$ cat flow/run.sh
#!/bin/bash
# the make line also repeats each setting of config.mk as NAME=value (left out here)
make -C /OpenROAD-flow-scripts/flow DESIGN_CONFIG=/design/flow/config.mk WORK_HOME=/design/flow/orfs CLKGATE_MAP_FILE= finish
$ cat flow/config.mk
export PLATFORM = sky130hd
export DESIGN_NAME = arbiter_puf
export DESIGN_NICKNAME = arbiter_puf
export VERILOG_FILES = /design/flow/design.v
export SDC_FILE = /design/flow/constraint.sdc
export NUM_CORES = 4
export LEC_CHECK = 0
export CAP_MARGIN = 40
export CELL_PAD_IN_SITES_DETAIL_PLACEMENT = 0
export CELL_PAD_IN_SITES_GLOBAL_PLACEMENT = 0
export CORE_MARGIN = 2
export CORE_UTILIZATION = 72
export CTS_CLUSTER_SIZE = 70
export GPL_TIMING_DRIVEN = 1
export HOLD_SLACK_MARGIN = 0.29
export MAX_ROUTING_LAYER = met5
export MIN_ROUTING_LAYER = met1
export PLACE_DENSITY_LB_ADDON = 0.06
export SETUP_SLACK_MARGIN = 0.55
export SLEW_MARGIN = 0
$ cat flow/constraint.sdc
create_clock -name core_clock -period 2.15 [get_ports {clk}]
set_input_delay 0.4300 -clock core_clock [delete_from_list [all_inputs] [get_ports {clk}]]
set_output_delay 0.4300 -clock core_clock [all_outputs]
set_load 0.01 [all_outputs]
$ cat flow/design.v
module mux2_1 (input logic in1, in2, se,
				output logic out);
always_comb
begin
	if(se)
	begin
		out = in2;
	end
	else
	begin
		out = in1;
	end
end
endmodule
module mux16_1(input logic in0, in1, in2, in3, in4, in5, in6, in7, in8, in9, in10, in11, in12,
				input logic in13, in14, in15,
				input logic [3:0] se,
				output logic out);
always_comb
begin			
	case(se)
		4'b0000:	out = in0;
		4'b0001:	out = in1;
		4'b0010:	out = in2;
		4'b0011:	out = in3;
		4'b0100:	out = in4;
		4'b0101:	out = in5;
		4'b0110:	out = in6;
		4'b0111:	out = in7;
		4'b1000:	out = in8;
		4'b1001:	out = in9;
		4'b1010:	out = in10;
		4'b1011:	out = in11;
		4'b1100:	out = in12;
		4'b1101:	out = in13;
		4'b1110:	out = in14;
		4'b1111:	out = in15;
	endcase
end
endmodule
module rng (input logic clk, reset,
				output logic [1023:0] out);
logic [239:0] temp, nxt;
always_ff @(posedge clk, negedge reset)
begin
	if (~reset)
	begin
		temp <= '1;
	end
	else
	begin
		temp <= nxt;
	end
end
assign nxt[0] = temp[0] ^ temp[4] ^ temp[20] ^ temp[72] ^ temp[206];   
assign nxt[1] = temp[1] ^ temp[5] ^ temp[21] ^ temp[73] ^ temp[207];   
assign nxt[2] = temp[2] ^ temp[6] ^ temp[22] ^ temp[74] ^ temp[208];   
assign nxt[3] = temp[3] ^ temp[7] ^ temp[23] ^ temp[75] ^ temp[209];   
assign nxt[4] = temp[4] ^ temp[8] ^ temp[24] ^ temp[76] ^ temp[212];   
assign nxt[5] = temp[5] ^ temp[9] ^ temp[25] ^ temp[77] ^ temp[213];   
assign nxt[6] = temp[6] ^ temp[10] ^ temp[26] ^ temp[78] ^ temp[214];   
assign nxt[7] = temp[7] ^ temp[11] ^ temp[27] ^ temp[79] ^ temp[215];   
assign nxt[8] = temp[8] ^ temp[12] ^ temp[28] ^ temp[80] ^ temp[218];   
assign nxt[9] = temp[9] ^ temp[13] ^ temp[29] ^ temp[81] ^ temp[219];   
assign nxt[10] = temp[10] ^ temp[14] ^ temp[30] ^ temp[82] ^ temp[220];   
assign nxt[11] = temp[11] ^ temp[15] ^ temp[31] ^ temp[83] ^ temp[221];   
assign nxt[12] = temp[12] ^ temp[16] ^ temp[32] ^ temp[84] ^ temp[224];   
assign nxt[13] = temp[13] ^ temp[17] ^ temp[33] ^ temp[85] ^ temp[225];   
assign nxt[14] = temp[14] ^ temp[18] ^ temp[34] ^ temp[86] ^ temp[226];   
assign nxt[15] = temp[15] ^ temp[19] ^ temp[35] ^ temp[87] ^ temp[227];   
assign nxt[16] = temp[16] ^ temp[20] ^ temp[36] ^ temp[88] ^ temp[230];   
assign nxt[17] = temp[17] ^ temp[21] ^ temp[37] ^ temp[89] ^ temp[231];   
assign nxt[18] = temp[18] ^ temp[22] ^ temp[38] ^ temp[90] ^ temp[232];   
assign nxt[19] = temp[19] ^ temp[23] ^ temp[39] ^ temp[91] ^ temp[233];   
assign nxt[20] = temp[20] ^ temp[24] ^ temp[40] ^ temp[92] ^ temp[236];   
assign nxt[21] = temp[21] ^ temp[25] ^ temp[41] ^ temp[93] ^ temp[237];   
assign nxt[22] = temp[22] ^ temp[26] ^ temp[42] ^ temp[94] ^ temp[238];   
assign nxt[23] = temp[23] ^ temp[27] ^ temp[43] ^ temp[95] ^ temp[239];   
assign nxt[24] = temp[24] ^ temp[28] ^ temp[44] ^ temp[96];   
assign nxt[25] = temp[25] ^ temp[29] ^ temp[45] ^ temp[97];   
assign nxt[26] = temp[26] ^ temp[30] ^ temp[46] ^ temp[98];   
assign nxt[27] = temp[27] ^ temp[31] ^ temp[47] ^ temp[99];   
assign nxt[28] = temp[28] ^ temp[32] ^ temp[48] ^ temp[100];   
assign nxt[29] = temp[29] ^ temp[33] ^ temp[49] ^ temp[101];   
assign nxt[30] = temp[30] ^ temp[34] ^ temp[50] ^ temp[102];   
assign nxt[31] = temp[31] ^ temp[35] ^ temp[51] ^ temp[103];   
assign nxt[32] = temp[32] ^ temp[36] ^ temp[52] ^ temp[104];   
assign nxt[33] = temp[33] ^ temp[37] ^ temp[53] ^ temp[105];   
assign nxt[34] = temp[34] ^ temp[38] ^ temp[54] ^ temp[106];   
assign nxt[35] = temp[35] ^ temp[39] ^ temp[55] ^ temp[107];   
assign nxt[36] = temp[36] ^ temp[40] ^ temp[56] ^ temp[108];   
assign nxt[37] = temp[37] ^ temp[41] ^ temp[57] ^ temp[109];   
assign nxt[38] = temp[38] ^ temp[42] ^ temp[58] ^ temp[110];   
assign nxt[39] = temp[39] ^ temp[43] ^ temp[59] ^ temp[111];   
assign nxt[40] = temp[40] ^ temp[44] ^ temp[60] ^ temp[112];   
assign nxt[41] = temp[41] ^ temp[45] ^ temp[61] ^ temp[113];   
assign nxt[42] = temp[42] ^ temp[46] ^ temp[62] ^ temp[114];   
assign nxt[43] = temp[43] ^ temp[47] ^ temp[63] ^ temp[115];   
assign nxt[44] = temp[44] ^ temp[48] ^ temp[64] ^ temp[116];   
assign nxt[45] = temp[45] ^ temp[49] ^ temp[65] ^ temp[117];   
assign nxt[46] = temp[46] ^ temp[50] ^ temp[66] ^ temp[118];   
assign nxt[47] = temp[47] ^ temp[51] ^ temp[67] ^ temp[119];   
assign nxt[48] = temp[48] ^ temp[52] ^ temp[68] ^ temp[120];   
assign nxt[49] = temp[49] ^ temp[53] ^ temp[69] ^ temp[121];   
assign nxt[50] = temp[50] ^ temp[54] ^ temp[70] ^ temp[122];   
assign nxt[51] = temp[51] ^ temp[55] ^ temp[71] ^ temp[123];   
assign nxt[52] = temp[52] ^ temp[56] ^ temp[72] ^ temp[124];   
assign nxt[53] = temp[53] ^ temp[57] ^ temp[73] ^ temp[125];   
assign nxt[54] = temp[54] ^ temp[58] ^ temp[74] ^ temp[126];   
assign nxt[55] = temp[55] ^ temp[59] ^ temp[75] ^ temp[127];   
assign nxt[56] = temp[56] ^ temp[60] ^ temp[76] ^ temp[128];   
assign nxt[57] = temp[57] ^ temp[61] ^ temp[77] ^ temp[129];   
assign nxt[58] = temp[58] ^ temp[62] ^ temp[78] ^ temp[130];   
assign nxt[59] = temp[59] ^ temp[63] ^ temp[79] ^ temp[131];   
assign nxt[60] = temp[60] ^ temp[64] ^ temp[80] ^ temp[132];   
assign nxt[61] = temp[61] ^ temp[65] ^ temp[81] ^ temp[133];   
assign nxt[62] = temp[62] ^ temp[66] ^ temp[82] ^ temp[134];   
assign nxt[63] = temp[63] ^ temp[67] ^ temp[83] ^ temp[135];   
assign nxt[64] = temp[64] ^ temp[68] ^ temp[84] ^ temp[136];   
assign nxt[65] = temp[65] ^ temp[69] ^ temp[85] ^ temp[137];   
assign nxt[66] = temp[66] ^ temp[70] ^ temp[86] ^ temp[138];   
assign nxt[67] = temp[67] ^ temp[71] ^ temp[87] ^ temp[139];   
assign nxt[68] = temp[68] ^ temp[72] ^ temp[88] ^ temp[140];   
assign nxt[69] = temp[69] ^ temp[73] ^ temp[89] ^ temp[141];   
assign nxt[70] = temp[70] ^ temp[74] ^ temp[90] ^ temp[142];   
assign nxt[71] = temp[71] ^ temp[75] ^ temp[91] ^ temp[143];   
assign nxt[72] = temp[72] ^ temp[76] ^ temp[92] ^ temp[144];   
assign nxt[73] = temp[73] ^ temp[77] ^ temp[93] ^ temp[145];   
assign nxt[74] = temp[74] ^ temp[78] ^ temp[94] ^ temp[146];   
assign nxt[75] = temp[75] ^ temp[79] ^ temp[95] ^ temp[147];   
assign nxt[76] = temp[76] ^ temp[80] ^ temp[96] ^ temp[148];   
assign nxt[77] = temp[77] ^ temp[81] ^ temp[97] ^ temp[149];   
assign nxt[78] = temp[78] ^ temp[82] ^ temp[98] ^ temp[150];   
assign nxt[79] = temp[79] ^ temp[83] ^ temp[99] ^ temp[151];   
assign nxt[80] = temp[80] ^ temp[84] ^ temp[100] ^ temp[152];   
assign nxt[81] = temp[81] ^ temp[85] ^ temp[101] ^ temp[153];   
assign nxt[82] = temp[82] ^ temp[86] ^ temp[102] ^ temp[154];   
assign nxt[83] = temp[83] ^ temp[87] ^ temp[103] ^ temp[155];   
assign nxt[84] = temp[84] ^ temp[88] ^ temp[104] ^ temp[156];   
assign nxt[85] = temp[85] ^ temp[89] ^ temp[105] ^ temp[157];   
assign nxt[86] = temp[86] ^ temp[90] ^ temp[106] ^ temp[158];   
assign nxt[87] = temp[87] ^ temp[91] ^ temp[107] ^ temp[159];   
assign nxt[88] = temp[88] ^ temp[92] ^ temp[108] ^ temp[160];   
assign nxt[89] = temp[89] ^ temp[93] ^ temp[109] ^ temp[161];   
assign nxt[90] = temp[90] ^ temp[94] ^ temp[110] ^ temp[162];   
assign nxt[91] = temp[91] ^ temp[95] ^ temp[111] ^ temp[163];   
assign nxt[92] = temp[92] ^ temp[96] ^ temp[112] ^ temp[164];   
assign nxt[93] = temp[93] ^ temp[97] ^ temp[113] ^ temp[165];   
assign nxt[94] = temp[94] ^ temp[98] ^ temp[114] ^ temp[166];   
assign nxt[95] = temp[95] ^ temp[99] ^ temp[115] ^ temp[167];   
assign nxt[96] = temp[96] ^ temp[100] ^ temp[116] ^ temp[168];   
assign nxt[97] = temp[97] ^ temp[101] ^ temp[117] ^ temp[169];   
assign nxt[98] = temp[98] ^ temp[102] ^ temp[118] ^ temp[170];   
assign nxt[99] = temp[99] ^ temp[103] ^ temp[119] ^ temp[171];   
assign nxt[100] = temp[100] ^ temp[104] ^ temp[120] ^ temp[172];   
assign nxt[101] = temp[101] ^ temp[105] ^ temp[121] ^ temp[173];   
assign nxt[102] = temp[102] ^ temp[106] ^ temp[122] ^ temp[174];   
assign nxt[103] = temp[103] ^ temp[107] ^ temp[123] ^ temp[175];   
assign nxt[104] = temp[104] ^ temp[108] ^ temp[124] ^ temp[176];   
assign nxt[105] = temp[105] ^ temp[109] ^ temp[125] ^ temp[177];   
assign nxt[106] = temp[106] ^ temp[110] ^ temp[126] ^ temp[178];   
assign nxt[107] = temp[107] ^ temp[111] ^ temp[127] ^ temp[179];   
assign nxt[108] = temp[108] ^ temp[112] ^ temp[128] ^ temp[180];   
assign nxt[109] = temp[109] ^ temp[113] ^ temp[129] ^ temp[181];   
assign nxt[110] = temp[110] ^ temp[114] ^ temp[130] ^ temp[182];   
assign nxt[111] = temp[111] ^ temp[115] ^ temp[131] ^ temp[183];   
assign nxt[112] = temp[112] ^ temp[116] ^ temp[132] ^ temp[184];   
assign nxt[113] = temp[113] ^ temp[117] ^ temp[133] ^ temp[185];   
assign nxt[114] = temp[114] ^ temp[118] ^ temp[134] ^ temp[186];   
assign nxt[115] = temp[115] ^ temp[119] ^ temp[135] ^ temp[187];   
assign nxt[116] = temp[116] ^ temp[120] ^ temp[136] ^ temp[188];   
assign nxt[117] = temp[117] ^ temp[121] ^ temp[137] ^ temp[189];   
assign nxt[118] = temp[118] ^ temp[122] ^ temp[138] ^ temp[190];   
assign nxt[119] = temp[119] ^ temp[123] ^ temp[139] ^ temp[191];   
assign nxt[120] = temp[120] ^ temp[124] ^ temp[140] ^ temp[192];   
assign nxt[121] = temp[121] ^ temp[125] ^ temp[141] ^ temp[193];   
assign nxt[122] = temp[122] ^ temp[126] ^ temp[142] ^ temp[194];   
assign nxt[123] = temp[123] ^ temp[127] ^ temp[143] ^ temp[195];   
assign nxt[124] = temp[124] ^ temp[128] ^ temp[144] ^ temp[196];   
assign nxt[125] = temp[125] ^ temp[129] ^ temp[145] ^ temp[197];   
assign nxt[126] = temp[126] ^ temp[130] ^ temp[146] ^ temp[198];   
assign nxt[127] = temp[127] ^ temp[131] ^ temp[147] ^ temp[199];   
assign nxt[128] = temp[128] ^ temp[132] ^ temp[148] ^ temp[200];   
assign nxt[129] = temp[129] ^ temp[133] ^ temp[149] ^ temp[201];   
assign nxt[130] = temp[130] ^ temp[134] ^ temp[150] ^ temp[202];   
assign nxt[131] = temp[131] ^ temp[135] ^ temp[151] ^ temp[203];   
assign nxt[132] = temp[132] ^ temp[136] ^ temp[152] ^ temp[204];   
assign nxt[133] = temp[133] ^ temp[137] ^ temp[153] ^ temp[205];   
assign nxt[134] = temp[134] ^ temp[138] ^ temp[154] ^ temp[206];   
assign nxt[135] = temp[135] ^ temp[139] ^ temp[155] ^ temp[207];   
assign nxt[136] = temp[136] ^ temp[140] ^ temp[156] ^ temp[210];   
assign nxt[137] = temp[137] ^ temp[141] ^ temp[157] ^ temp[211];   
assign nxt[138] = temp[138] ^ temp[142] ^ temp[158] ^ temp[212];   
assign nxt[139] = temp[139] ^ temp[143] ^ temp[159] ^ temp[213];   
assign nxt[140] = temp[140] ^ temp[144] ^ temp[160] ^ temp[216];   
assign nxt[141] = temp[141] ^ temp[145] ^ temp[161] ^ temp[217];   
assign nxt[142] = temp[142] ^ temp[146] ^ temp[162] ^ temp[218];   
assign nxt[143] = temp[143] ^ temp[147] ^ temp[163] ^ temp[219];   
assign nxt[144] = temp[144] ^ temp[148] ^ temp[164] ^ temp[222];   
assign nxt[145] = temp[145] ^ temp[149] ^ temp[165] ^ temp[223];   
assign nxt[146] = temp[146] ^ temp[150] ^ temp[166] ^ temp[224];   
assign nxt[147] = temp[147] ^ temp[151] ^ temp[167] ^ temp[225];   
assign nxt[148] = temp[148] ^ temp[152] ^ temp[168] ^ temp[228];   
assign nxt[149] = temp[149] ^ temp[153] ^ temp[169] ^ temp[229];   
assign nxt[150] = temp[150] ^ temp[154] ^ temp[170] ^ temp[230];   
assign nxt[151] = temp[151] ^ temp[155] ^ temp[171] ^ temp[231];   
assign nxt[152] = temp[152] ^ temp[156] ^ temp[172] ^ temp[234];   
assign nxt[153] = temp[153] ^ temp[157] ^ temp[173] ^ temp[235];   
assign nxt[154] = temp[154] ^ temp[158] ^ temp[174] ^ temp[236];   
assign nxt[155] = temp[155] ^ temp[159] ^ temp[175] ^ temp[237];   
assign nxt[156] = temp[156] ^ temp[160] ^ temp[176];   
assign nxt[157] = temp[157] ^ temp[161] ^ temp[177];   
assign nxt[158] = temp[158] ^ temp[162] ^ temp[178];   
assign nxt[159] = temp[159] ^ temp[163] ^ temp[179];   
assign nxt[160] = temp[160] ^ temp[164] ^ temp[180];   
assign nxt[161] = temp[161] ^ temp[165] ^ temp[181];   
assign nxt[162] = temp[162] ^ temp[166] ^ temp[182];   
assign nxt[163] = temp[163] ^ temp[167] ^ temp[183];   
assign nxt[164] = temp[164] ^ temp[168] ^ temp[184];   
assign nxt[165] = temp[165] ^ temp[169] ^ temp[185];   
assign nxt[166] = temp[166] ^ temp[170] ^ temp[186];   
assign nxt[167] = temp[167] ^ temp[171] ^ temp[187];   
assign nxt[168] = temp[168] ^ temp[172] ^ temp[188];   
assign nxt[169] = temp[169] ^ temp[173] ^ temp[189];   
assign nxt[170] = temp[170] ^ temp[174] ^ temp[190];   
assign nxt[171] = temp[171] ^ temp[175] ^ temp[191];   
assign nxt[172] = temp[172] ^ temp[176] ^ temp[192];   
assign nxt[173] = temp[173] ^ temp[177] ^ temp[193];   
assign nxt[174] = temp[174] ^ temp[178] ^ temp[194];   
assign nxt[175] = temp[175] ^ temp[179] ^ temp[195];   
assign nxt[176] = temp[176] ^ temp[180] ^ temp[196];   
assign nxt[177] = temp[177] ^ temp[181] ^ temp[197];   
assign nxt[178] = temp[178] ^ temp[182] ^ temp[198];   
assign nxt[179] = temp[179] ^ temp[183] ^ temp[199];   
assign nxt[180] = temp[180] ^ temp[184] ^ temp[200];   
assign nxt[181] = temp[181] ^ temp[185] ^ temp[201];   
assign nxt[182] = temp[182] ^ temp[186] ^ temp[202];   
assign nxt[183] = temp[183] ^ temp[187] ^ temp[203];   
assign nxt[184] = temp[184] ^ temp[188] ^ temp[204];   
assign nxt[185] = temp[185] ^ temp[189] ^ temp[205];   
assign nxt[186] = temp[186] ^ temp[190] ^ temp[206];   
assign nxt[187] = temp[187] ^ temp[191] ^ temp[207];   
assign nxt[188] = temp[188] ^ temp[192] ^ temp[210];   
assign nxt[189] = temp[189] ^ temp[193] ^ temp[211];   
assign nxt[190] = temp[190] ^ temp[194] ^ temp[212];   
assign nxt[191] = temp[191] ^ temp[195] ^ temp[213];   
assign nxt[192] = temp[192] ^ temp[196] ^ temp[216];   
assign nxt[193] = temp[193] ^ temp[197] ^ temp[217];   
assign nxt[194] = temp[194] ^ temp[198] ^ temp[218];   
assign nxt[195] = temp[195] ^ temp[199] ^ temp[219];   
assign nxt[196] = temp[196] ^ temp[200] ^ temp[222];   
assign nxt[197] = temp[197] ^ temp[201] ^ temp[223];   
assign nxt[198] = temp[198] ^ temp[202] ^ temp[224];   
assign nxt[199] = temp[199] ^ temp[203] ^ temp[225];   
assign nxt[200] = temp[200] ^ temp[204] ^ temp[228];   
assign nxt[201] = temp[201] ^ temp[205] ^ temp[229];   
assign nxt[202] = temp[202] ^ temp[206] ^ temp[230];   
assign nxt[203] = temp[203] ^ temp[207] ^ temp[231];   
assign nxt[204] = temp[204] ^ temp[210] ^ temp[234];   
assign nxt[205] = temp[205] ^ temp[211] ^ temp[235];   
assign nxt[206] = temp[206] ^ temp[212] ^ temp[236];   
assign nxt[207] = temp[207] ^ temp[213] ^ temp[237];   
assign nxt[208] = temp[208] ^ temp[214] ^ temp[238];   
assign nxt[209] = temp[209] ^ temp[215] ^ temp[239];   
assign nxt[210] = temp[210] ^ temp[216];   
assign nxt[211] = temp[211] ^ temp[217];   
assign nxt[212] = temp[212] ^ temp[218];   
assign nxt[213] = temp[213] ^ temp[219];   
assign nxt[214] = temp[214] ^ temp[220];   
assign nxt[215] = temp[215] ^ temp[221];   
assign nxt[216] = temp[216] ^ temp[222];   
assign nxt[217] = temp[217] ^ temp[223];   
assign nxt[218] = temp[218] ^ temp[224];   
assign nxt[219] = temp[219] ^ temp[225];   
assign nxt[220] = temp[220] ^ temp[226];   
assign nxt[221] = temp[221] ^ temp[227];   
assign nxt[222] = temp[222] ^ temp[228];   
assign nxt[223] = temp[223] ^ temp[229];   
assign nxt[224] = temp[224] ^ temp[230];   
assign nxt[225] = temp[225] ^ temp[231];   
assign nxt[226] = temp[226] ^ temp[232];   
assign nxt[227] = temp[227] ^ temp[233];   
assign nxt[228] = temp[228] ^ temp[234];   
assign nxt[229] = temp[229] ^ temp[235];   
assign nxt[230] = temp[230] ^ temp[236];   
assign nxt[231] = temp[231] ^ temp[237];   
assign nxt[232] = temp[232] ^ temp[238];   
assign nxt[233] = temp[233] ^ temp[239];   
assign nxt[234] = temp[234];   
assign nxt[235] = temp[235];   
assign nxt[236] = temp[236];   
assign nxt[237] = temp[237];   
assign nxt[238] = temp[238];   
assign nxt[239] = temp[239];   
always_comb
begin
	out = '1;
	out[456] = temp[0];
	out[457] = temp[1];
	out[458] = temp[2];
	out[459] = temp[3];
	out[466] = temp[4];
	out[467] = temp[5];
	out[468] = temp[6];
	out[469] = temp[7];
	out[476] = temp[8];
	out[477] = temp[9];
	out[478] = temp[10];
	out[479] = temp[11];
	out[486] = temp[12];
	out[487] = temp[13];
	out[488] = temp[14];
	out[489] = temp[15];
	out[496] = temp[16];
	out[497] = temp[17];
	out[498] = temp[18];
	out[499] = temp[19];
	out[506] = temp[20];
	out[507] = temp[21];
	out[508] = temp[22];
	out[509] = temp[23];
	out[516] = temp[24];
	out[517] = temp[25];
	out[518] = temp[26];
	out[519] = temp[27];
	out[526] = temp[28];
	out[527] = temp[29];
	out[528] = temp[30];
	out[529] = temp[31];
	out[536] = temp[32];
	out[537] = temp[33];
	out[538] = temp[34];
	out[539] = temp[35];
	out[546] = temp[36];
	out[547] = temp[37];
	out[548] = temp[38];
	out[549] = temp[39];
	out[556] = temp[40];
	out[557] = temp[41];
	out[558] = temp[42];
	out[559] = temp[43];
	out[566] = temp[44];
	out[567] = temp[45];
	out[568] = temp[46];
	out[569] = temp[47];
	out[576] = temp[48];
	out[577] = temp[49];
	out[578] = temp[50];
	out[579] = temp[51];
	out[586] = temp[52];
	out[587] = temp[53];
	out[588] = temp[54];
	out[589] = temp[55];
	out[596] = temp[56];
	out[597] = temp[57];
	out[598] = temp[58];
	out[599] = temp[59];
	out[606] = temp[60];
	out[607] = temp[61];
	out[608] = temp[62];
	out[609] = temp[63];
	out[616] = temp[64];
	out[617] = temp[65];
	out[618] = temp[66];
	out[619] = temp[67];
	out[626] = temp[68];
	out[627] = temp[69];
	out[628] = temp[70];
	out[629] = temp[71];
	out[636] = temp[72];
	out[637] = temp[73];
	out[638] = temp[74];
	out[639] = temp[75];
	out[646] = temp[76];
	out[647] = temp[77];
	out[648] = temp[78];
	out[649] = temp[79];
	out[656] = temp[80];
	out[657] = temp[81];
	out[658] = temp[82];
	out[659] = temp[83];
	out[666] = temp[84];
	out[667] = temp[85];
	out[668] = temp[86];
	out[669] = temp[87];
	out[676] = temp[88];
	out[677] = temp[89];
	out[678] = temp[90];
	out[679] = temp[91];
	out[686] = temp[92];
	out[687] = temp[93];
	out[688] = temp[94];
	out[689] = temp[95];
	out[696] = temp[96];
	out[697] = temp[97];
	out[698] = temp[98];
	out[699] = temp[99];
	out[706] = temp[100];
	out[707] = temp[101];
	out[708] = temp[102];
	out[709] = temp[103];
	out[716] = temp[104];
	out[717] = temp[105];
	out[718] = temp[106];
	out[719] = temp[107];
	out[726] = temp[108];
	out[727] = temp[109];
	out[728] = temp[110];
	out[729] = temp[111];
	out[736] = temp[112];
	out[737] = temp[113];
	out[738] = temp[114];
	out[739] = temp[115];
	out[746] = temp[116];
	out[747] = temp[117];
	out[748] = temp[118];
	out[749] = temp[119];
	out[756] = temp[120];
	out[757] = temp[121];
	out[758] = temp[122];
	out[759] = temp[123];
	out[766] = temp[124];
	out[767] = temp[125];
	out[768] = temp[126];
	out[769] = temp[127];
	out[776] = temp[128];
	out[777] = temp[129];
	out[778] = temp[130];
	out[779] = temp[131];
	out[786] = temp[132];
	out[787] = temp[133];
	out[788] = temp[134];
	out[789] = temp[135];
	out[796] = temp[136];
	out[797] = temp[137];
	out[798] = temp[138];
	out[799] = temp[139];
	out[806] = temp[140];
	out[807] = temp[141];
	out[808] = temp[142];
	out[809] = temp[143];
	out[816] = temp[144];
	out[817] = temp[145];
	out[818] = temp[146];
	out[819] = temp[147];
	out[826] = temp[148];
	out[827] = temp[149];
	out[828] = temp[150];
	out[829] = temp[151];
	out[836] = temp[152];
	out[837] = temp[153];
	out[838] = temp[154];
	out[839] = temp[155];
	out[846] = temp[156];
	out[847] = temp[157];
	out[848] = temp[158];
	out[849] = temp[159];
	out[856] = temp[160];
	out[857] = temp[161];
	out[858] = temp[162];
	out[859] = temp[163];
	out[866] = temp[164];
	out[867] = temp[165];
	out[868] = temp[166];
	out[869] = temp[167];
	out[876] = temp[168];
	out[877] = temp[169];
	out[878] = temp[170];
	out[879] = temp[171];
	out[886] = temp[172];
	out[887] = temp[173];
	out[888] = temp[174];
	out[889] = temp[175];
	out[896] = temp[176];
	out[897] = temp[177];
	out[898] = temp[178];
	out[899] = temp[179];
	out[906] = temp[180];
	out[907] = temp[181];
	out[908] = temp[182];
	out[909] = temp[183];
	out[916] = temp[184];
	out[917] = temp[185];
	out[918] = temp[186];
	out[919] = temp[187];
	out[926] = temp[188];
	out[927] = temp[189];
	out[928] = temp[190];
	out[929] = temp[191];
	out[936] = temp[192];
	out[937] = temp[193];
	out[938] = temp[194];
	out[939] = temp[195];
	out[946] = temp[196];
	out[947] = temp[197];
	out[948] = temp[198];
	out[949] = temp[199];
	out[956] = temp[200];
	out[957] = temp[201];
	out[958] = temp[202];
	out[959] = temp[203];
	out[966] = temp[204];
	out[967] = temp[205];
	out[968] = temp[206];
	out[969] = temp[207];
	out[970] = temp[208];
	out[971] = temp[209];
	out[976] = temp[210];
	out[977] = temp[211];
	out[978] = temp[212];
	out[979] = temp[213];
	out[980] = temp[214];
	out[981] = temp[215];
	out[986] = temp[216];
	out[987] = temp[217];
	out[988] = temp[218];
	out[989] = temp[219];
	out[990] = temp[220];
	out[991] = temp[221];
	out[996] = temp[222];
	out[997] = temp[223];
	out[998] = temp[224];
	out[999] = temp[225];
	out[1000] = temp[226];
	out[1001] = temp[227];
	out[1006] = temp[228];
	out[1007] = temp[229];
	out[1008] = temp[230];
	out[1009] = temp[231];
	out[1010] = temp[232];
	out[1011] = temp[233];
	out[1016] = temp[234];
	out[1017] = temp[235];
	out[1018] = temp[236];
	out[1019] = temp[237];
	out[1020] = temp[238];
	out[1021] = temp[239];
end
endmodule
module d_ff (input logic d, strobe, clk, reset,
			output logic q);
logic strobe_q;
always_ff@(posedge clk, negedge reset)
begin
	if(~reset)
	begin
		q <= 0;
		strobe_q <= 1'b1;
	end
	else
	begin
		strobe_q <= strobe;
		if (strobe & ~strobe_q)
			q <= d;
	end
end
endmodule
module lut_int (input logic in, reset, clk,
				input logic [7:0] challenge,
				output logic out);
logic top_lo, top_hi, top_chain, bottom_lo, bottom_hi, bottom_chain;
logic [1023:0] mem;
rng rng1(.clk(clk), .reset(reset), .out(mem));
mux2_1 t0(.in1(mem[456]), .in2(mem[457]), .se(in), .out(top_lo));
mux2_1 t1(.in1(mem[458]), .in2(mem[459]), .se(in), .out(top_hi));
mux2_1 t2(.in1(top_lo), .in2(top_hi), .se(challenge[7]), .out(top_chain));
mux2_1 b0(.in1(mem[968]), .in2(mem[969]), .se(in), .out(bottom_lo));
mux2_1 b1(.in1(mem[970]), .in2(mem[971]), .se(in), .out(bottom_hi));
mux2_1 b2(.in1(bottom_lo), .in2(bottom_hi), .se(challenge[7]), .out(bottom_chain));
d_ff d0(.d(top_chain), .strobe(bottom_chain), .clk(clk), .reset(reset), .q(out));
endmodule
module chain(input logic [7:0] challenge,
			input logic in, reset, clk,
			output logic [7:0] out_chain);
wire [7:0] temp_chain;
lut_int c1(.in(in), .reset(reset), .clk(clk), .challenge(challenge), .out(temp_chain[0]));
lut_int c2(.in(in), .reset(reset), .clk(clk), .challenge(challenge), .out(temp_chain[1]));
lut_int c3(.in(in), .reset(reset), .clk(clk), .challenge(challenge), .out(temp_chain[2]));
lut_int c4(.in(in), .reset(reset), .clk(clk), .challenge(challenge), .out(temp_chain[3]));
lut_int c5(.in(in), .reset(reset), .clk(clk), .challenge(challenge), .out(temp_chain[4]));
lut_int c6(.in(in), .reset(reset), .clk(clk), .challenge(challenge), .out(temp_chain[5]));
lut_int c7(.in(in), .reset(reset), .clk(clk), .challenge(challenge), .out(temp_chain[6]));
lut_int c8(.in(in), .reset(reset), .clk(clk), .challenge(challenge), .out(temp_chain[7]));
assign out_chain = temp_chain;
endmodule
module lfsr #(parameter size = 8) (input logic clk, en_lfsr, reset,
									input logic [size-1 : 0] in_lfsr,
									output logic [size-1 : 0] out_lfsr);
logic shift;
always_ff@(posedge clk, negedge reset)
begin
	if(~reset)
	begin
		out_lfsr <= '0;
		shift <= 1'b0;
	end
	else
	begin
		if (en_lfsr)
		begin
			shift <= out_lfsr[7] ^ out_lfsr[6] ^ out_lfsr[5] ^ out_lfsr[0];
			out_lfsr <= {shift, out_lfsr[size-2:0]};
		end
		else
		begin
			out_lfsr <= in_lfsr;
		end
	end
end
endmodule
module arbiter_puf #(parameter challenge_size = 8, response_width = 24)
					(input logic [challenge_size-1 : 0] challenge,
					input logic clk, reset,
					output logic [response_width-1 : 0] response);
logic [challenge_size-1 : 0] out_lfsr;
logic [31:0] out_muxchain;
logic temp_out_mux1, temp_out_mux2;
logic out_mux1, out_mux2, en;
logic [7:0] count;
logic temp_comp;
logic [response_width-1 : 0] temp_response;
lfsr #(challenge_size) lfsr1(.clk(clk), .en_lfsr(en), .reset(reset), .in_lfsr(challenge), .out_lfsr(out_lfsr));
logic [7:0] out_chain0, out_chain1;
chain c0 (.in(en), .clk(clk), .reset(reset), .challenge(out_lfsr), .out_chain(out_chain0));
chain c1 (.in(en), .clk(clk), .reset(reset), .challenge(out_lfsr), .out_chain(out_chain1));
assign out_muxchain[7:0] = out_chain0;
assign out_muxchain[15:8] = out_chain1;
assign out_muxchain[31:16] = '0;
mux16_1 m3(.in0(out_muxchain[0]), .in1(out_muxchain[1]), .in2(out_muxchain[2]), .in3(out_muxchain[3]), .in4(out_muxchain[4]), .in5(out_muxchain[5]), .in6(out_muxchain[6]), .in7(out_muxchain[7]), .in8(out_muxchain[8]), .in9(out_muxchain[9]), .in10(out_muxchain[10]), .in11(out_muxchain[11]), .in12(out_muxchain[12]), .in13(out_muxchain[13]), .in14(out_muxchain[14]), .in15(out_muxchain[15]), .se(out_lfsr[3:0]), .out(temp_out_mux1)); 
mux16_1 m4(.in0(out_muxchain[16]), .in1(out_muxchain[17]), .in2(out_muxchain[18]), .in3(out_muxchain[19]), .in4(out_muxchain[20]), .in5(out_muxchain[21]), .in6(out_muxchain[22]), .in7(out_muxchain[23]), .in8(out_muxchain[24]), .in9(out_muxchain[25]), .in10(out_muxchain[26]), .in11(out_muxchain[27]), .in12(out_muxchain[28]), .in13(out_muxchain[29]), .in14(out_muxchain[30]), .in15(out_muxchain[31]), .se(out_lfsr[7:4]), .out(temp_out_mux2));
assign  out_mux1 = temp_out_mux1;
assign  out_mux2 = temp_out_mux2;
always_ff@(posedge clk, negedge reset)
begin:SEQ
	if(~reset)
	begin
		count <= '0;
		temp_response <= '0;
		temp_comp <= '0;
		response <= '0;
		en <= 0;
	end
	else
	begin
		if(count < response_width)
		begin
			if(out_mux1 > out_mux2)
			begin
				temp_comp <= 1;
			end
			else
			begin
				temp_comp <= 0;
			end
			temp_response <= {temp_comp, temp_response[response_width-1 : 1]};
			count <= count + 1;
			en <= 1;
		end
		else if (count == response_width)
		begin
			en <= 0;
			response <= temp_response;
			count <= '0;
		end
	end
end
endmodule
==> flow_summary.toml, run 1 <==
# implementation run metrics
[outcome]
status = "no timing/DRC/antenna violations"

[pwr]
clkPwrFrac = 0.476
leakagePower_uw = 0.0797
comb_power_uw = 2490
pg_seq_uw = 72900
sequentialPowerShare = 0.507
ir_worst_vdd_mv = 0.954
top_power_group = "sequential cells"
p_comb_frac = 0.017
p_int_uw = 114000
p_switching_uw = 29900
swShare = 0.208
p_clk_uw = 68500
p_per_area_nw_per_um2 = 691

[final_timing]
fin_crit_sh = 0.872
min_period_ns = 1.87
rsz0062_at_grt = "yes"
slew_headroom = 0.535
hold_violations = 0
finalMaxSlewViolations = 0
setup_violations = 0
holdWs_ns = 0.415
skew_ns = 0.0304
tightest_slew_ns = 0.697
setup_tns_ns = 0
fin_ws_ns = 0.276
max_freq_ghz = 0.534

[setup_path]
r2r_slack_ns = 0.29
crit_cells = 1
path_buffers = 1
reg2reg_from = "en"
crit_chain = "buf_2"
critPathTopFamily = "flip-flops"
crit_required_ns = 1.72
start_kind = "register"
endpoint_kind = "primary output"
path_class = "reg -> out"
critPathMaxFanout = 2
crit_path_end = "response[1]"
rr_worst_depth = 4
slowest_stage = "dfrtp_1"
r2r_end = "c0.c4.d0.q"
crit_arrival_ns = 1.44
crit_start = "response[1]"
cp_slowest_stage_delay_ns = 0.38

[cts]
cts_buffer_depth = 4
h-tree-depth = 5
cts_buffers = 391
cts.clk_slew.worst_paths_ns = 0.06
clk_latency_ns = 0.92
cts_root_buf = "clkbuf_16"
tritoncts = "built"
cts.sinks = 3842

[job]
warning_count = 36
max_cap_violations = 0

[drt]
dr.pass1.iters = 5
drt_wl_total_mm = 318
drcViolationCount = 0
vias = 92496
wl_per_cell_um = 17.4
ant_nets = 0
drtIter0Drc = 3675
vias_per_cell = 5.06

[die]
rows = 188
fp.dieW_um = 517
die_h_um = 517
fp_util = 0.723
ios = 34
core_area_um2 = 262000
chip_area_um2 = 268000

[logic_synthesis]
logic_family = "XOR/XNOR gates"
yosysChipArea_um2 = 190000
adder_share = 0.000132
xor_share = 0.446
synth_cell_type_count = 34
ys.warnings.count = 6
edf_count = 0
synth.most_common_cell = "xnor2_1"
ys_seq_share = 0.532
yosysTopAreaCell = "dfstp_2"
async_flop_share = 1.00
yosysTopAreaCellShare = 0.521
ys_top_cells_by_count = "xnor2_1, dfstp_2, xor2_1"
ys_ff = 3842
simple_gate_share = 0.00315
ys_sh_aoi = 0.000468
syn-num-nets = 14227
yosys_cells = 14215
synth.avg_cell_area_um2 = 13.3
topCellsByArea = "dfstp_2, xnor2_1, xor2_1"
ff_type = "dfstp_2"
syn_area_um2 = 190000
synth.area.mux_share = 0.00764
syn_inst = 14215

[global_route]
grt_usage = 0.245
grt_first_pass_wirelength_mm = 542
grt_pass1_vias = 103826
grt_start_max_net_pins = 128
antenna_found_initial = 6
overflow = 0

[cells_and_area]
areaGrowthSynthToFinish_pct = 9.83
utilization = 0.794
fill_cells = 15646
logic_area_um2 = 86800
seqCellArea_um2 = 101000
fin_nets = 14472
fin_cells = 18289

[min_path]
hold_path.class = "in -> async"

[placed_design]
port_buffers = 32
hpwl_mm = 219
place_worst_setup_slack_ns = 0.259
placedCellCount = 17539
gp_congestion = 0.818
through the flow:
stage | cell area [um^2] | total power, uW
detailed placement | 195000 | 76500
CTS | 208000 | 145000
floorplan | 190000 | 74200
finish | 208000 | 144000
global placement | 195000 | 76400
global route | 208000 | 148000
metal layers:
layer / part of all wire / track usage
met1: 0.44 / 0.332
met3: 0.023 / 0.0257
met4: 0.029 / 0.0688
met5: 0.000066 / 0
met2: 0.50 / 0.419
cell type report:
| cell class | instances | area share |
|---|---|---|
| Sequential cell | 3842 | 0.484 |
| Multi-Input combinational cell | 9878 | 0.417 |
| Clock buffer | 586 | 0.0562 |
| Tap cell | 3515 | 0.0211 |
| Timing Repair Buffer | 249 | 0.0135 |
| Clock inverter | 118 | 0.00633 |
| Inverter | 98 | 0.00177 |
| Antenna cell | 3 | 0.0000360 |
repair_timing:
| item | 4_1_cts | 5_1_grt |
|---|---|---|
| endpoints found under the hold margin | 780 | 0 |
| endpoints found under the setup margin | 65 | 76 |
| gates cloned | 1 | 0 |
| gates resized | 117 | 4 |
| pin swaps | 2 | 1 |
| hold buffers | 8 | 0 |
| buffers inserted | 22 | 12 |
==> run 2: changes to the inputs <==
- CAP_MARGIN: 40 -> 35
- CELL_PAD_IN_SITES_GLOBAL_PLACEMENT: 0 -> 1
- CORE_MARGIN: 2 -> 5
- CORE_UTILIZATION: 72 -> 46
- CTS_CLUSTER_SIZE: 70 -> 20
- GPL_ROUTABILITY_DRIVEN: unset -> 0
- HOLD_SLACK_MARGIN: 0.29 -> unset
- MAX_ROUTING_LAYER: met5 -> met4
- MIN_ROUTING_LAYER: met1 -> met2
- PLACE_DENSITY_LB_ADDON: 0.06 -> unset
- SETUP_SLACK_MARGIN: 0.55 -> -0.32
- SLEW_MARGIN: 0 -> 20
- clock period: 2.15 -> 6.32 ns (I/O delays scaled with it)
==> flow_summary.toml, run 2 <==
# implementation run metrics
[final_timing]
slew_headroom = 0.244
setup_violations = 0
skew_ns = 0.0252
min_period_ns = 3.15
fin_crit_sh = 0.499
finalMaxSlewViolations = 0
hold_violations = 0
rsz0062_at_grt = "no"
tightest_slew_ns = 1.13
max_freq_ghz = 0.317
setup_tns_ns = 0

[cts]
cts_buffers = 440
cts_root_buf = "clkbuf_16"
clk_latency_ns = 0.97
postCtsSetupRepairBufs = 0
tritoncts = "built"
cts.sinks = 3842
cts.clk_slew.worst_paths_ns = 0.06
post_cts_resized = 0
hold_buffers = 0
h-tree-depth = 5
cts_buffer_depth = 4

[die]
ios = 34
fp_util = 0.462
chip_area_um2 = 425000
rows = 235
fp.dieW_um = 652
core_area_um2 = 410000
die_h_um = 652

[drt]
ant_nets = 0
vias_per_cell = 6.12
drcViolationCount = 0
dr.pass1.iters = 7
vias = 123877
drtIter0Drc = 6013
wl_per_cell_um = 16.8
drt_wl_total_mm = 339

[logic_synthesis]
edf_count = 0
ys_seq_share = 0.532
ff_type = "dfstp_2"
yosysTopAreaCellShare = 0.521
logic_family = "XOR/XNOR gates"
ys_ff = 3842
ys_sh_aoi = 0.000468
topCellsByArea = "dfstp_2, xnor2_1, xor2_1"
yosysTopAreaCell = "dfstp_2"
xor_share = 0.446
syn_area_um2 = 190000
async_flop_share = 1.00
ys.warnings.count = 6
synth_cell_type_count = 34
ys_top_cells_by_count = "xnor2_1, dfstp_2, xor2_1"
syn_inst = 14215
synth.most_common_cell = "xnor2_1"
adder_share = 0.000132
syn-num-nets = 14227
yosys_cells = 14215
yosysChipArea_um2 = 190000
simple_gate_share = 0.00315
synth.avg_cell_area_um2 = 13.3
synth.area.mux_share = 0.00764

[setup_path]
rr_worst_depth = 4
critPathMaxFanout = 2
crit_chain = "clkdlybuf4s50_1"
path_class = "reg -> out"
reg2reg_from = "en"
critPathTopFamily = "buffers and inverters"
crit_start = "response[2]"
crit_cells = 1
crit_required_ns = 5.06
crit_path_end = "response[2]"
endpoint_kind = "primary output"
r2r_end = "c1.c7.d0.q"
path_buffers = 1
slowest_stage = "clkdlybuf4s50_1"
r2r_slack_ns = 3.70
crit_arrival_ns = 1.89
start_kind = "register"
cp_slowest_stage_delay_ns = 0.56

[cells_and_area]
fill_cells = 35336
logic_area_um2 = 86800
seqCellArea_um2 = 101000
areaGrowthSynthToFinish_pct = 11.3
fin_cells = 20225
fin_nets = 14379

[pwr]
sequentialPowerShare = 0.478
comb_power_uw = 708
p_per_area_nw_per_um2 = 246
pg_seq_uw = 24900
ir_worst_vdd_mv = 0.215
top_power_group = "the clock network"
clkPwrFrac = 0.508
p_clk_uw = 26400
leakagePower_uw = 0.0797
power_uw = 52000
p_int_uw = 40700
p_switching_uw = 11300
swShare = 0.217
p_comb_frac = 0.014

[global_route]
antenna_found_initial = 3
grt_use_met3 = 0.322
met2_usage = 0.291
grt_first_pass_wirelength_mm = 563
met1_usage = 0
grt_usage = 0.248
grt-busiest-layer = "met3"
grt_start_max_net_pins = 171
grt_pass1_vias = 153667
overflow = 0

[placed_design]
placedCellCount = 19374
hpwl_mm = 224
port_buffers = 32

[min_path]
worstHoldStart = "c0.c8.rng1.temp[232]"
hold_path_end = "c0.c8.rng1.temp[232]"
whs_path_depth = 1
hold_path.class = "reg -> reg"

[job]
warning_count = 75
max_cap_violations = 0

[outcome]
status = "no timing/DRC/antenna violations"
-- run 2: area by class of cell --
class,count,share of cell area
Clock inverter,145,0.00805
Multi-Input combinational cell,9878,0.411
Clock buffer,656,0.0625
Sequential cell,3842,0.478
Inverter,98,0.00174
Timing Repair Buffer,107,0.00587
Antenna cell,48,0.000569
Tap cell,5451,0.0323
-- run 2: routing by layer --
metal	part of all wire	up-vias
met5	0	-
met4	0.029	0
met3	0.40	778
met2	0.57	31537
met1	0	48334
li1	-	43228
-- run 2: stage by stage --
step / hold slack (ns) / util / cell area (um^2) / setup slack, ns
global route: 0.469 / 0.515 / 211000 / 3.07
floorplan: 0.436 / - / 190000 / 4.65
CTS: 0.461 / 0.514 / 211000 / 3.05
global placement: 0.442 / 0.478 / 196000 / 3.25
detailed placement: 0.446 / 0.478 / 196000 / 3.23
finish: 0.457 / 0.515 / 211000 / 3.17
==> run 3: changes to the inputs <==
- CAP_MARGIN: 35 -> 20
- CELL_PAD_IN_SITES_DETAIL_PLACEMENT: 0 -> unset
- CELL_PAD_IN_SITES_GLOBAL_PLACEMENT: 1 -> unset
- CORE_MARGIN: 5 -> 2
- CORE_UTILIZATION: 46 -> 72
- CTS_CLUSTER_SIZE: 20 -> 58
- GPL_ROUTABILITY_DRIVEN: 0 -> unset
- GPL_TIMING_DRIVEN: 1 -> unset
- HOLD_SLACK_MARGIN: unset -> 0.29
- MAX_ROUTING_LAYER: met4 -> unset
- MIN_ROUTING_LAYER: met2 -> unset
- PLACE_DENSITY_LB_ADDON: unset -> 0.0
- SETUP_SLACK_MARGIN: -0.32 -> 0.62
- clock period: 6.32 -> 2.15 ns (I/O delays scaled with it)
==> flow_summary.toml, run 3 <==
# implementation run metrics
[outcome]
status = "no timing/DRC/antenna violations"

[pwr]
leakagePower_uw = 0.0803
p_switching_uw = 30300
p_per_area_nw_per_um2 = 693
p_clk_uw = 69300
top_power_group = "sequential cells"
clkPwrFrac = 0.478
p_int_uw = 115000
p_comb_frac = 0.019
pg_seq_uw = 72900
power_uw = 145000
comb_power_uw = 2750
swShare = 0.209
sequentialPowerShare = 0.503
ir_worst_vdd_mv = 0.806

[min_path]
hold_path.class = "in -> async"

[final_timing]
setup_violations = 0
hold_violations = 0
setup_tns_ns = 0
fin_ws_ns = 0.248
tightest_slew_ns = 0.658
fin_crit_sh = 0.885
holdWs_ns = 0.359
min_period_ns = 1.90
skew_ns = 0.0283
slew_headroom = 0.561
max_freq_ghz = 0.526
rsz0062_at_grt = "yes"
finalMaxSlewViolations = 0

[logic_synthesis]
synth.avg_cell_area_um2 = 13.3
xor_share = 0.446
synth.most_common_cell = "xnor2_1"
synth.area.mux_share = 0.00764
ff_type = "dfstp_2"
ys.warnings.count = 6
ys_seq_share = 0.532
syn_inst = 14215
yosysTopAreaCellShare = 0.521
async_flop_share = 1.00
logic_family = "XOR/XNOR gates"
ys_sh_aoi = 0.000468
topCellsByArea = "dfstp_2, xnor2_1, xor2_1"
syn_area_um2 = 190000
syn-num-nets = 14227
edf_count = 0
simple_gate_share = 0.00315
ys_top_cells_by_count = "xnor2_1, dfstp_2, xor2_1"
yosysTopAreaCell = "dfstp_2"
ys_ff = 3842
yosysChipArea_um2 = 190000
synth_cell_type_count = 34
adder_share = 0.000132
yosys_cells = 14215

[drt]
top_layer = "met4"
ant_nets = 0
drt_wl_total_mm = 324
vias_per_cell = 5.06
dr_wl_met2_mm = 166
wl_per_cell_um = 17.7
vias = 92908
met1Wirelength_mm = 143
drtIter0Drc = 3440
dr.pass1.iters = 5
drcViolationCount = 0
dr_wl_met3_mm = 7.45

[placed_design]
place_worst_setup_slack_ns = 0.238
port_buffers = 32
hpwl_mm = 221
placedCellCount = 17567
gp_congestion = 0.799

[setup_path]
slowest_stage = "mux4_2"
r2r_end = "c0.c4.d0.q"
critPathTopFamily = "multiplexers"
path_class = "reg -> reg"
crit_start = "en"
crit_arrival_ns = 2.70
crit_required_ns = 2.94
endpoint_kind = "register"
r2r_slack_ns = 0.25
critPathMaxFanout = 5
path_buffers = 2
reg2reg_from = "en"
crit_path_end = "c0.c4.d0.q"
start_kind = "register"
cp_slowest_stage_delay_ns = 0.53
rr_worst_depth = 5
crit_cells = 5
crit_chain = "buf_8, buf_12, mux4_2, nor2b_4, mux2_4"

[job]
max_cap_violations = 0
warning_count = 36

[die]
fp_util = 0.723
chip_area_um2 = 268000
ios = 34
rows = 188
die_h_um = 517
core_area_um2 = 262000
fp.dieW_um = 517

[global_route]
antenna_found_initial = 6
overflow = 0
grt_first_pass_wirelength_mm = 550
grt_pass1_vias = 104526
grt_start_max_net_pins = 106
grt_usage = 0.249

[cts]
cts_root_buf = "clkbuf_16"
cts_buffer_depth = 4
cts.sinks = 3842
clk_latency_ns = 0.92
cts_buffers = 394
h-tree-depth = 5
cts.clk_slew.worst_paths_ns = 0.06
tritoncts = "built"

[cells_and_area]
fin_cells = 18349
areaGrowthSynthToFinish_pct = 10.4
fin_nets = 14515
[run 3: area by class of cell]
cell class / count / area, um^2
Clock buffer: 586 / 11900
Multi-Input combinational cell: 9878 / 86900
Fill cell: 15581 / 52900
Timing Repair Buffer: 289 / 3530
Clock inverter: 138 / 1390
Inverter: 98 / 368
Sequential cell: 3842 / 101000
Antenna cell: 3 / 7.51
Tap cell: 3515 / 4400
[run 3: per-layer routing]
layer  vias to the layer above  global-route usage
met5                         -                   0
met2                       750               0.430
li1                      43863                   -
met1                     47851               0.336
met3                       444              0.0292
met4                         0              0.0603
[run 3: timing repair]
action                                  CTS  global route
hold buffers                              8             0
gates resized                           135            36
gates cloned                              5             1
buffers inserted                         30            11
pin swaps                                 3            14
setup endpoints to repair                68            95
endpoints found under the hold margin  1109             0
[run 3: metrics by stage]
step	utilization	cell area, um^2
global route	0.798	209000
CTS	0.797	209000
detailed placement	0.745	195000
finish	0.798	209000
floorplan	-	190000
global placement	0.745	195000
==> run 4: changes to the inputs <==
- CORE_ASPECT_RATIO: unset -> 0.71
- CTS_CLUSTER_DIAMETER: unset -> 359
- CTS_CLUSTER_SIZE: 58 -> 19
- HOLD_SLACK_MARGIN: 0.29 -> unset
==> flow_summary.toml, run 4 <==
# implementation run metrics
[outcome]
status = "no timing/DRC/antenna violations"

[cts]
tritoncts = "built"
cts.sinks = 3842
clk_latency_ns = 0.91
cts_buffers = 228
cts_buffer_depth = 4
cts.clk_slew.worst_paths_ns = 0.09
h-tree-depth = 4
cts_root_buf = "clkbuf_16"

[logic_synthesis]
yosysTopAreaCell = "dfstp_2"
synth.avg_cell_area_um2 = 13.3
yosys_cells = 14215
ys.warnings.count = 6
synth_cell_type_count = 34
syn_area_um2 = 190000
ys_top_cells_by_count = "xnor2_1, dfstp_2, xor2_1"
ys_ff = 3842
xor_share = 0.446
ys_sh_aoi = 0.000468
synth.most_common_cell = "xnor2_1"
logic_family = "XOR/XNOR gates"
ff_type = "dfstp_2"
yosysChipArea_um2 = 190000
ys_seq_share = 0.532
async_flop_share = 1.00
adder_share = 0.000132
synth.area.mux_share = 0.00764
simple_gate_share = 0.00315
syn_inst = 14215
edf_count = 0
syn-num-nets = 14227
yosysTopAreaCellShare = 0.521
topCellsByArea = "dfstp_2, xnor2_1, xor2_1"

[pwr]
leakagePower_uw = 0.0762
p_clk_uw = 42400
p_int_uw = 92600
sequentialPowerShare = 0.618
p_comb_frac = 0.022
clkPwrFrac = 0.360
comb_power_uw = 2570
top_power_group = "sequential cells"
swShare = 0.214
p_per_area_nw_per_um2 = 585
p_switching_uw = 25200
ir_worst_vdd_mv = 0.676
pg_seq_uw = 72800

[global_route]
grt_first_pass_wirelength_mm = 539
grt_start_max_net_pins = 132
overflow = 0
grt_pass1_vias = 100305
antenna_found_initial = 2
grt_usage = 0.244

[cells_and_area]
areaGrowthSynthToFinish_pct = 6.16
logic_area_um2 = 86900
fin_nets = 14300
fill_cells = 16603
seqCellArea_um2 = 101000

[final_timing]
finalMaxSlewViolations = 0
skew_ns = 0.0276
min_period_ns = 1.89
slew_headroom = 0.474
setup_tns_ns = 0
setup_violations = 0
holdWs_ns = 0.152
rsz0062_at_grt = "yes"
max_freq_ghz = 0.528
hold_violations = 0
fin_crit_sh = 0.881
tightest_slew_ns = 0.789

[placed_design]
gp_congestion = 0.805
hpwl_mm = 224
port_buffers = 32

[die]
fp.dieW_um = 613
chip_area_um2 = 268000
core_area_um2 = 262000
rows = 158
fp_util = 0.725
die_h_um = 436
ios = 34

[min_path]
worstHoldStart = "challenge[5]"
whs_path_depth = 2
hold_path_end = "lfsr1.out_lfsr[5]"
hold_path.class = "in -> reg"

[drt]
drt_wl_total_mm = 316
wl_per_cell_um = 17.7
dr.pass1.iters = 5
vias_per_cell = 5.10
ant_nets = 0
drcViolationCount = 0
vias = 91044
drtIter0Drc = 4215

[setup_path]
crit_cells = 6
crit_top_cell = "buf_12"
start_kind = "register"
rr_worst_depth = 6
reg2reg_from = "en"
crit_start = "en"
r2r_end = "c1.c6.d0.q"
crit_path_end = "c1.c6.d0.q"
slowest_stage = "dfrtp_4"
endpoint_kind = "register"
path_buffers = 4
critPathMaxFanout = 5
r2r_slack_ns = 0.26
crit_chain = "buf_12, buf_16, buf_12, buf_6, mux4_2, mux2_2"
crit_required_ns = 2.96
path_class = "reg -> reg"
crit_arrival_ns = 2.70
critPathTopFamily = "multiplexers"
cp_slowest_stage_delay_ns = 0.56

[job]
warning_count = 38
max_cap_violations = 0
run 4: timing repair:
action,in CTS,in global routing
hold endpoints to repair,136,0
gates cloned,4,3
endpoints found under the setup margin,91,93
setup buffers,31,12
resized,130,62
pin swaps,4,29
hold buffers,1,0
run 4: final cells by class:
class / count / share of cell area
Antenna cell: 2 / 0.0000249
Clock buffer: 257 / 0.0292
Clock inverter: 1 / 0.0000808
Inverter: 98 / 0.00183
Multi-Input combinational cell: 9878 / 0.432
Sequential cell: 3842 / 0.501
Tap cell: 3520 / 0.0219
Timing Repair Buffer: 240 / 0.0142
run 4: routing by layer:
layer / vias up / share of wire / global-route usage
met5: - / 0 / 0
li1: 43143 / - / -
met4: 0 / 0.018 / 0.0447
met2: 576 / 0.45 / 0.371
met1: 46992 / 0.51 / 0.383
met3: 333 / 0.023 / 0.0257
run 4: stage by stage:
step	utilization	setup slack (ns)	area, um^2	instances	power [uW]
6_report	0.770	0.256	201000	17838	118000
5_1_grt	0.770	0.190	201000	17837	122000
2_1_floorplan	-	0.516	190000	14215	74200
3_5_place_dp	0.744	0.216	195000	17527	76400
3_3_place_gp	0.744	0.280	195000	17527	76400
4_1_cts	0.768	0.189	201000	17821	119000
==> run 5: changes to the inputs <==
- CORE_ASPECT_RATIO: 0.71 -> unset
- CORE_UTILIZATION: 72 -> 22
- CTS_CLUSTER_DIAMETER: 359 -> unset
- CTS_CLUSTER_SIZE: 19 -> unset
- PLACE_DENSITY_LB_ADDON: 0.0 -> unset
- SETUP_SLACK_MARGIN: 0.62 -> unset
- clock period: 2.15 -> 8.86 ns (I/O delays scaled with it)
==> flow_summary.toml, run 5 <==
# implementation run metrics
[logic_synthesis]
topCellsByArea = "dfstp_2, xnor2_1, xor2_1"
yosysTopAreaCellShare = 0.521
ys_seq_share = 0.532
yosys_cells = 14215
logic_family = "XOR/XNOR gates"
ff_type = "dfstp_2"
yosysTopAreaCell = "dfstp_2"
synth.avg_cell_area_um2 = 13.3
ys_sh_aoi = 0.000468
yosysChipArea_um2 = 190000
async_flop_share = 1.00
ys_top_cells_by_count = "xnor2_1, dfstp_2, xor2_1"
synth.area.mux_share = 0.00764
syn_area_um2 = 190000
ys.warnings.count = 6
simple_gate_share = 0.00315
synth_cell_type_count = 34
syn-num-nets = 14227
adder_share = 0.000132
synth.most_common_cell = "xnor2_1"
edf_count = 0
xor_share = 0.446
syn_inst = 14215
ys_ff = 3842

[global_route]
antenna_found_initial = 8
grt_pass1_vias = 97979
grt_start_max_net_pins = 163
overflow = 0
grt_first_pass_wirelength_mm = 547
grt_usage = 0.0739

[cts]
cts.sinks = 3842
cts_root_buf = "clkbuf_16"
post_cts_resized = 0
clk_latency_ns = 1.03
cts.clk_slew.worst_paths_ns = 0.06
tritoncts = "built"
cts_buffers = 436
postCtsSetupRepairBufs = 0
hold_buffers = 0
cts_buffer_depth = 4
h-tree-depth = 5

[final_timing]
setup_violations = 0
fin_ws_ns = 5.19
min_period_ns = 3.67
slew_headroom = 0.237
setup_tns_ns = 0
max_freq_ghz = 0.273
hold_violations = 0
holdWs_ns = 0.457
fin_crit_sh = 0.414
tightest_slew_ns = 1.14
skew_ns = 0.0703
rsz0062_at_grt = "no"
finalMaxSlewViolations = 0

[pwr]
p_switching_uw = 8120
top_power_group = "the clock network"
clkPwrFrac = 0.502
comb_power_uw = 470
sequentialPowerShare = 0.485
leakagePower_uw = 0.0795
p_clk_uw = 18400
p_per_area_nw_per_um2 = 168
swShare = 0.222
p_int_uw = 28500
p_comb_frac = 0.013
ir_worst_vdd_mv = 0.167
pg_seq_uw = 17700

[min_path]
hold_path_end = "c0.c3.rng1.temp[232]"
hold_path.class = "reg -> reg"
worstHoldStart = "c0.c3.rng1.temp[232]"
whs_path_depth = 1

[setup_path]
crit_required_ns = 7.09
crit_arrival_ns = 1.90
crit_start = "response[21]"
cp_slowest_stage_delay_ns = 0.54
rr_worst_depth = 4
critPathMaxFanout = 2
crit_cells = 1
reg2reg_from = "en"
endpoint_kind = "primary output"
r2r_end = "c1.c5.d0.q"
path_class = "reg -> out"
critPathTopFamily = "buffers and inverters"
crit_chain = "clkdlybuf4s50_1"
start_kind = "register"
crit_path_end = "response[21]"
slowest_stage = "clkdlybuf4s50_1"
path_buffers = 1
r2r_slack_ns = 6.06

[drt]
vias_per_cell = 3.41
vias = 89287
dr.pass1.iters = 5
drt_wl_total_mm = 320
drcViolationCount = 0
ant_nets = 0
drtIter0Drc = 3012
wl_per_cell_um = 12.2

[die]
chip_area_um2 = 870000
ios = 34
core_area_um2 = 861000
fp_util = 0.220
rows = 341
die_h_um = 932
fp.dieW_um = 932

[cells_and_area]
fin_nets = 14350
utilization = 0.254
areaGrowthSynthToFinish_pct = 15.1
fill_cells = 89163

[job]
max_cap_violations = 0
warning_count = 86

[placed_design]
hpwl_mm = 213
port_buffers = 32
gp_congestion = 0.699
place_worst_setup_slack_ns = 4.78

[outcome]
status = "no timing/DRC/antenna violations"
==> run 5: per-stage QoR <==
stage	power, uW	instance area, um^2	cells
2_1_floorplan	18000	190000	14215
3_3_place_gp	18500	203000	25388
3_5_place_dp	18500	203000	25389
4_1_cts	37300	218000	26194
5_1_grt	38100	218000	26196
6_report	36600	218000	26198
==> run 5: area by class of cell <==
type	instances	area, um^2	share of cell area
Timing Repair Buffer	82	992	0.00455
Sequential cell	3842	101000	0.462
Tap cell	11490	14400	0.0659
Antenna cell	3	7.51	0.0000344
Inverter	98	368	0.00169
Multi-Input combinational cell	9878	86800	0.398
Clock buffer	654	13000	0.0595
Clock inverter	151	1830	0.00839
==> run 5: per-layer routing <==
| layer | up-vias | wire, um | global-route usage |
|---|---|---|---|
| met5 | - | 0 | 0 |
| met4 | 0 | 7330 | 0.0168 |
| met3 | 484 | 9090 | 0.0109 |
| met2 | 602 | 147000 | 0.119 |
| met1 | 44531 | 157000 | 0.105 |
| li1 | 43670 | - | - |
==> run 6: changes to the inputs <==
- CELL_PAD_IN_SITES_GLOBAL_PLACEMENT: unset -> 1
- CORE_UTILIZATION: 22 -> 59
- CTS_CLUSTER_DIAMETER: unset -> 30
- GPL_ROUTABILITY_DRIVEN: unset -> 0
- SLEW_MARGIN: 20 -> 15
- clock period: 8.86 -> 8.0 ns (I/O delays scaled with it)
==> flow_summary.toml, run 6 <==
# implementation run metrics
[drt]
drtIter0Drc = 3203
vias_per_cell = 4.72
dr.pass1.iters = 5
vias = 93087
drcViolationCount = 0
wl_per_cell_um = 16.1
ant_nets = 0
drt_wl_total_mm = 318

[setup_path]
endpoint_kind = "primary output"
reg2reg_from = "en"
critPathTopFamily = "buffers and inverters"
rr_worst_depth = 4
path_buffers = 1
crit_arrival_ns = 1.91
path_class = "reg -> out"
crit_required_ns = 6.40
crit_start = "response[17]"
r2r_end = "c1.c5.d0.q"
r2r_slack_ns = 5.13
slowest_stage = "clkdlybuf4s50_1"
crit_cells = 1
cp_slowest_stage_delay_ns = 0.54
crit_path_end = "response[17]"
crit_chain = "clkdlybuf4s50_1"
critPathMaxFanout = 2
start_kind = "register"

[die]
rows = 208
fp.dieW_um = 571
fp_util = 0.592
core_area_um2 = 320000
die_h_um = 571
ios = 34
chip_area_um2 = 326000

[final_timing]
rsz0062_at_grt = "no"
hold_violations = 0
skew_ns = 0.0404
finalMaxSlewViolations = 0
setup_violations = 0
fin_ws_ns = 4.49
max_freq_ghz = 0.285
setup_tns_ns = 0
fin_crit_sh = 0.439
min_period_ns = 3.51
slew_headroom = 0.264
tightest_slew_ns = 1.10

[logic_synthesis]
ys.warnings.count = 6
adder_share = 0.000132
ff_type = "dfstp_2"
synth.avg_cell_area_um2 = 13.3
ys_ff = 3842
syn_area_um2 = 190000
yosysTopAreaCell = "dfstp_2"
yosys_cells = 14215
edf_count = 0
yosysTopAreaCellShare = 0.521
logic_family = "XOR/XNOR gates"
ys_top_cells_by_count = "xnor2_1, dfstp_2, xor2_1"
yosysChipArea_um2 = 190000
ys_sh_aoi = 0.000468
syn_inst = 14215
xor_share = 0.446
simple_gate_share = 0.00315
topCellsByArea = "dfstp_2, xnor2_1, xor2_1"
syn-num-nets = 14227
synth.most_common_cell = "xnor2_1"
async_flop_share = 1.00
ys_seq_share = 0.532
synth.area.mux_share = 0.00764
synth_cell_type_count = 34

[pwr]
ir_worst_vdd_mv = 0.231
swShare = 0.204
clkPwrFrac = 0.633
p_comb_frac = 0.010
p_int_uw = 43800
p_per_area_nw_per_um2 = 246
pg_seq_uw = 19700
p_switching_uw = 11200
sequentialPowerShare = 0.357
comb_power_uw = 533
p_clk_uw = 34800
leakagePower_uw = 0.0864
top_power_group = "the clock network"

[placed_design]
port_buffers = 32
place_worst_setup_slack_ns = 4.40
hpwl_mm = 208
placedCellCount = 18206

[global_route]
grt_pass1_vias = 105137
grt_start_max_net_pins = 197
antenna_found_initial = 4
grt_first_pass_wirelength_mm = 549
grt_usage = 0.201
overflow = 0

[outcome]
status = "no timing/DRC/antenna violations"

[cts]
cts_buffers = 822
postCtsSetupRepairBufs = 0
cts.clk_slew.worst_paths_ns = 0.05
cts_buffer_depth = 4
tritoncts = "built"
post_cts_resized = 0
h-tree-depth = 6
clk_latency_ns = 1.04
cts.sinks = 3842
hold_buffers = 0
cts_root_buf = "clkbuf_16"

[cells_and_area]
fin_nets = 14737
fin_cells = 19732
utilization = 0.698
areaGrowthSynthToFinish_pct = 17.9

[min_path]
hold_path.class = "reg -> reg"
whs_path_depth = 1
worstHoldStart = "c0.c2.rng1.temp[233]"
hold_path_end = "c0.c2.rng1.temp[233]"

[job]
warning_count = 79
max_cap_violations = 0
run 6: per-layer routing:
layer / share of wire / vias up / wire length [um] / GRT usage
met5: 0 / - / 0 / 0
met1: 0.46 / 46804 / 146000 / 0.275
met2: 0.49 / 957 / 155000 / 0.332
met3: 0.029 / 601 / 9200 / 0.0312
li1: - / 44725 / - / -
met4: 0.024 / 0 / 7550 / 0.0590
run 6: layout make-up:
class	instances	area (um^2)
antenna	2	5.00
clock buffer	1116	23500
clock inverter	408	5570
fill	22640	96800
inverter	98	368
multi-input combinational	9878	86800
sequential	3842	101000
tap	4305	5390
timing repair buffer	83	971
run 6: stage by stage:
step / power (uW) / cell area (um^2) / hold WS, ns
2_1_floorplan: 19900 / 190000 / 0.436
3_3_place_gp: 20400 / 194000 / 0.442
3_5_place_dp: 20500 / 194000 / 0.447
4_1_cts: 55700 / 224000 / 0.457
5_1_grt: 56800 / 224000 / 0.467
6_report: 55000 / 224000 / 0.455
Power and IR drop assume default switching activity.
